==> v10 <==
Design CPU, start of the top module:
module CPU( input clk,
	input rst,
	input wire [31:0] inst,
	input wire [63:0]	main_memory_input_data_path,
	output reg[63:0] main_memory_output_data_path,
	output wire[31:0] pc_inst_addr,
	output wire		Vector_Write_Access, 
	output wire		Memory_Write_Access,
	output wire		Load_Vector_Flag,
	output wire 		Load_Word_Flag,
	output wire[11:0]	Main_Memory_Address
	);
	wire[31:0]	instruction;
    	wire[31:0]	reg_data1;
	reg[31:0]	temp_reg_data1;
	wire[5:0]		Opcode;
	wire		Branch_Control;
	wire		Jump_Control;
	wire		Word_Reg_Write_Enable;
	wire		Vect_Reg_Write_Enable;
	wire		Vector_vs_Word;
	wire		Reg_Imm_Flag;
	wire[4:0]	destination_reg;
	wire[4:0] 	source_reg1;
	wire[4:0] 	source_reg2;
	wire[7:0] 	operand1;
	wire[7:0]	temp_operand2;
	wire[7:0] 	operand2;
	wire[7:0] 	alu_output_word;
	wire[7:0]	data_to_wordreg;
	wire[63:0] 	vect_operand1;
	wire[63:0]	vect_operand2;
	wire[63:0]	vpu_vec_output;
	wire[63:0]	data_to_vec_reg;
	wire 		zero;
	wire		overflow;
	wire[63:0] 	vector_output_memory;
	wire[7:0]	word_output_memory;
	wire[63:0]	vector_input_memory;
	wire[7:0]	word_input_memory;
	wire		Reg_Address_Read;
ProgramCounter prc(.clk(clk),
	.reset(rst),
	.zero(zero),
	.branch(Branch_Control),
	.jump(Jump_Control),
	.regAddress(reg_data1),
	.pc(pc_inst_addr)
);
assign instruction = inst;
control_unit control_signal(.instruction(instruction),
	.ALUOp(Opcode),
	.VecWrite(Vector_Write_Access),
	.MemWrite(Memory_Write_Access),
	.Branch(Branch_Control),
	.Jump(Jump_Control),
	.RegWriteEnable(Word_Reg_Write_Enable),
	.VecRegWriteEnable(Vect_Reg_Write_Enable),
	.MemToVecReg(Load_Vector_Flag),
	.MemToReg(Load_Word_Flag),
	.TypeDetect(Vector_vs_Word),
	.ALUSrc(Reg_Imm_Flag)
);
mux32bit RegAddselect(.select(Jump_Control),
  ...
make LEC_CHECK=0 ABC_AREA=1 CAP_MARGIN=20 CELL_PAD_IN_SITES_DETAIL_PLACEMENT=1 CORE_MARGIN=2 CORE_UTILIZATION=40 CTS_CLUSTER_DIAMETER=74 CTS_CLUSTER_SIZE=49 MAX_ROUTING_LAYER=met4 PLACE_DENSITY=0.73 SETUP_SLACK_MARGIN=0.79 SLEW_MARGIN=5 TNS_END_PERCENT=65 finish   # period 12.0 ns
run.sh (not shown) runs the stock make flow with config.mk's settings and CLKGATE_MAP_FILE=.
==> inputs of v39, as changes to v10 <==
Settings changed: ABC_AREA 1 to unset, CELL_PAD_IN_SITES_DETAIL_PLACEMENT 1 to unset, CORE_UTILIZATION 40 to 57, CTS_CLUSTER_DIAMETER 74 to unset, CTS_CLUSTER_SIZE 49 to unset, HOLD_SLACK_MARGIN set to -0.1, MAX_ROUTING_LAYER met4 to unset, PLACE_DENSITY 0.73 to unset, SETUP_SLACK_MARGIN 0.79 to 1.75, SLEW_MARGIN 5 to 20, TNS_END_PERCENT 65 to 70.
==> flow/constraint.sdc (replaced) <==
create_clock -name core_clock -period 6.17 [get_ports {clk}]
set_input_delay 1.2340 -clock core_clock [delete_from_list [all_inputs] [get_ports {clk}]]
set_output_delay 1.2340 -clock core_clock [all_outputs]
set_load 0.01 [all_outputs]
==> results <==
v10 went through all stages and came out clean. v39 finished but failed the layout checks on negative setup slack.
Between v10 and v39, the lower setup slack is in v39 (gap 4.1 ns).
Against v39, the routed wire length of v10 is larger by 15%.
Cell count: v39 is lower than v10 (21%).
Against v10, the total power of v39 is higher by 110%.
Of v10 and v39, v39 has the higher design area (gap about 8%, measured against v39).
Of v10 and v39, v39 has the higher global-route usage (gap 8.7 points).
Against v39, the first-iteration DRC count of v10 is larger by about 12%.
Of v39 and v10, v39 has the higher sequential power (gap about 90%, measured against v10).
Of v39 and v10, v39 has the higher clock power (gap 110%, measured against v10).
Against v39, the sequential share of layout area of v10 is higher by 2.5 points.

========
==> job 6257: inputs <==
Starting RTL as in the previous note.
Design CPU, start of the top module:
module CPU( input clk,
	input rst,
	input wire [31:0] inst,
	input wire [63:0]	main_memory_input_data_path,
	output reg[63:0] main_memory_output_data_path,
	output wire[31:0] pc_inst_addr,
	output wire		Vector_Write_Access, 
	output wire		Memory_Write_Access,
	output wire		Load_Vector_Flag,
	output wire 		Load_Word_Flag,
	output wire[11:0]	Main_Memory_Address
	);
clock: 7.68 ns
lec_check: 0
cap_margin: 20
cell_pad_in_sites_detail_placement: 0
core_aspect_ratio: 1.69
core_margin: 2
core_utilization: 45
gpl_routability_driven: 1
gpl_timing_driven: 1
place_density_lb_addon: 0.29
setup_slack_margin: 0.24
slew_margin: 5
==> job 4228: changes against job 6257 <==
--- a/flow/config.mk
+++ b/flow/config.mk
@@ -9,9 +9,12 @@
 export CELL_PAD_IN_SITES_DETAIL_PLACEMENT = 0
 export CORE_ASPECT_RATIO = 1.69
 export CORE_MARGIN = 2
-export CORE_UTILIZATION = 45
+export CORE_UTILIZATION = 72
+export CTS_CLUSTER_DIAMETER = 341
+export CTS_CLUSTER_SIZE = 33
 export GPL_ROUTABILITY_DRIVEN = 1
 export GPL_TIMING_DRIVEN = 1
 export PLACE_DENSITY_LB_ADDON = 0.29
-export SETUP_SLACK_MARGIN = 0.24
+export SETUP_SLACK_MARGIN = 1.29
 export SLEW_MARGIN = 5
+export TNS_END_PERCENT = 40
==> flow/constraint.sdc (replaced) <==
create_clock -name core_clock -period 5.87 [get_ports {clk}]
set_input_delay 1.1740 -clock core_clock [delete_from_list [all_inputs] [get_ports {clk}]]
set_output_delay 1.1740 -clock core_clock [all_outputs]
set_load 0.01 [all_outputs]
==> results <==
Die x size: job 6257 232 um; job 4228 184 um
Chip area: job 6257 90,300 um^2; job 4228 56,800 um^2
HPWL reported at the end of detailed placement: job 6257 115 mm; job 4228 112 mm
Post-CTS sizing: job 6257 120; job 4228 94
Die y size: job 6257 389 um; job 4228 309 um
Run status: job 6257 failed layout checks; job 4228 stopped before the end
Stage where the flow stopped: job 6257 -; job 4228 5_1_grt
Violated checks: job 6257 setup timing; job 4228 -
Setup fix buffers added after clock tree synthesis: job 6257 87; job 4228 48
Placed cell count: job 6257 5,296; job 4228 4,949
Deepest level of the CTS H-tree: job 6257 2; job 4228 1
Worst slack at placement: job 6257 -2.72 ns; job 4228 -4.39 ns
Routability cong.: job 6257 1.02; job 4228 1.20
Area of the core: job 6257 87,200 um^2; job 4228 54,300 um^2
Count of standard-cell rows: job 6257 141; job 4228 111
Fp util: job 6257 45.3%; job 4228 72.8%
Inserted Clock Buffers: job 6257 51; job 4228 19

========
==> delta: inputs <==
Starting RTL as in the previous note.
make LEC_CHECK=0 CAP_MARGIN=20 CELL_PAD_IN_SITES_DETAIL_PLACEMENT=0 CORE_ASPECT_RATIO=0.71 CORE_MARGIN=2 CORE_UTILIZATION=68 CTS_CLUSTER_SIZE=90 GPL_ROUTABILITY_DRIVEN=1 GPL_TIMING_DRIVEN=1 MAX_ROUTING_LAYER=met4 SETUP_SLACK_MARGIN=2.05 SLEW_MARGIN=5 finish   # period 10.3 ns
==> violet: changes against delta <==
==> flow/config.mk (replaced) <==
export PLATFORM = sky130hd
export DESIGN_NAME = CPU
export DESIGN_NICKNAME = CPU
export VERILOG_FILES = /design/flow/design.v
export SDC_FILE = /design/flow/constraint.sdc
export NUM_CORES = 4
export LEC_CHECK = 0
export ABC_AREA = 0
export CAP_MARGIN = 20
export CELL_PAD_IN_SITES_DETAIL_PLACEMENT = 2
export CELL_PAD_IN_SITES_GLOBAL_PLACEMENT = 3
export CORE_ASPECT_RATIO = 1.5
export CORE_MARGIN = 8
export CORE_UTILIZATION = 40
export GPL_ROUTABILITY_DRIVEN = 1
export GPL_TIMING_DRIVEN = 1
export HOLD_SLACK_MARGIN = 0.25
export MAX_ROUTING_LAYER = met5
export MIN_ROUTING_LAYER = met1
export PLACE_DENSITY_LB_ADDON = 0.27
export SETUP_SLACK_MARGIN = 3.34
export SLEW_MARGIN = 20
export TNS_END_PERCENT = 65
==> flow/constraint.sdc (replaced) <==
create_clock -name core_clock -period 17.0 [get_ports {clk}]
set_input_delay 3.4000 -clock core_clock [delete_from_list [all_inputs] [get_ports {clk}]]
set_output_delay 3.4000 -clock core_clock [all_outputs]
set_load 0.01 [all_outputs]
==> pepper: changes against delta <==
==> flow/config.mk (replaced) <==
export PLATFORM = sky130hd
export DESIGN_NAME = CPU
export DESIGN_NICKNAME = CPU
export VERILOG_FILES = /design/flow/design.v
export SDC_FILE = /design/flow/constraint.sdc
export NUM_CORES = 4
export LEC_CHECK = 0
export CAP_MARGIN = 20
export CORE_MARGIN = 2
export CORE_UTILIZATION = 60
export HOLD_SLACK_MARGIN = 0.3
export SETUP_SLACK_MARGIN = 1.37
export SLEW_MARGIN = 20
==> flow/constraint.sdc (replaced) <==
create_clock -name core_clock -period 6.14 [get_ports {clk}]
set_input_delay 1.2280 -clock core_clock [delete_from_list [all_inputs] [get_ports {clk}]]
set_output_delay 1.2280 -clock core_clock [all_outputs]
set_load 0.01 [all_outputs]
==> xenon: changes against delta <==
==> flow/config.mk (replaced) <==
export PLATFORM = sky130hd
export DESIGN_NAME = CPU
export DESIGN_NICKNAME = CPU
export VERILOG_FILES = /design/flow/design.v
export SDC_FILE = /design/flow/constraint.sdc
export NUM_CORES = 4
export LEC_CHECK = 0
export ABC_AREA = 0
export CAP_MARGIN = 35
export CELL_PAD_IN_SITES_DETAIL_PLACEMENT = 2
export CELL_PAD_IN_SITES_GLOBAL_PLACEMENT = 2
export CORE_ASPECT_RATIO = 1.29
export CORE_MARGIN = 4
export CORE_UTILIZATION = 16
export CTS_CLUSTER_SIZE = 45
export GPL_ROUTABILITY_DRIVEN = 1
export GPL_TIMING_DRIVEN = 0
export MIN_ROUTING_LAYER = met1
export PLACE_DENSITY_LB_ADDON = 0.01
export SETUP_SLACK_MARGIN = 3.02
export SLEW_MARGIN = 15
export TNS_END_PERCENT = 90
==> flow/constraint.sdc (replaced) <==
create_clock -name core_clock -period 11.7 [get_ports {clk}]
set_input_delay 2.3400 -clock core_clock [delete_from_list [all_inputs] [get_ports {clk}]]
set_output_delay 2.3400 -clock core_clock [all_outputs]
set_load 0.01 [all_outputs]
==> comparison <==
violet completed with no timing, DRC or antenna violations. xenon completed without violations. pepper finished with setup timing left. delta never finished: it broke off in global routing (5_1_grt) with GRT-0232. Wire length: xenon > violet > pepper. In sequential cell count, xenon and violet do not differ. The lowest first-iteration DRC count belongs to xenon, the highest to pepper. Clock skew: xenon < violet < pepper. The highest hold slack belongs to xenon, the lowest to pepper. The lowest cell count belongs to violet, the highest to xenon. In xenon the non-clock buffer count is higher than in violet, by 559. Synthesized cell count is the same in pepper and delta. Between xenon and violet, the lower sequential power is in violet (gap about 46%, measured against violet).
==> figures <==
item                                                                                       pepper                      delta      violet       xenon
Area occupied by registers                                                              14800 um2                          -   14800 um2   14800 um2
Count of vias placed by the detailed router                                                 35916                          -       30562       32648
Logic area                                                                              23600 um2                          -   22500 um2   23800 um2
Power in the clock group                                                                  3.60 mW                          -     1.28 mW     2.19 mW
Input/output buffers                                                                          209                        209         209         196
CTS H-tree lvls                                                                                 2                          2           2           3
Status                                                                            failed layout checks  aborted with a tool error  timing/DRC/antenna clean  timing/DRC/antenna clean
Failing step                                                                                    -   global routing (5_1_grt)           -           -
Layout check failures                                                                setup timing                          -           -           -
Number of instances in the placed design                                                     5119                       4795        5044        7209
Number of routed nets with antenna violations                                                   0                          -           0           0
Total leakage power                                                                       20.5 nW                          -     17.3 nW     21.1 nW
Effective utilization at floorplan                                                          0.603                      0.687       0.402       0.161
WHS Endpoint                                                                           prc.pc[28]                          -  prc.pc[30]   prc.pc[2]
Placed wire-length estimate                                                                109 mm                     110 mm      126 mm      218 mm
Peak VDD IR                                                                              0.465 mV                          -   0.0801 mV   0.0901 mV
Crit-path slowest cell                                                                  a2111oi_4                          -       buf_4        fa_2
Chip footprint                                                                          67900 um2                  60100 um2  109000 um2  255000 um2
Clock input transition at the sequential cells of the worst setup and hold paths          0.06 ns                          -     0.06 ns     0.05 ns
Area of all placed cells without fillers                                                50600 um2                          -   44900 um2   55600 um2
Met3 WL post-DR                                                                           23.6 mm                          -     6.08 mm     5.49 mm
Power and IR drop assume default switching activity.
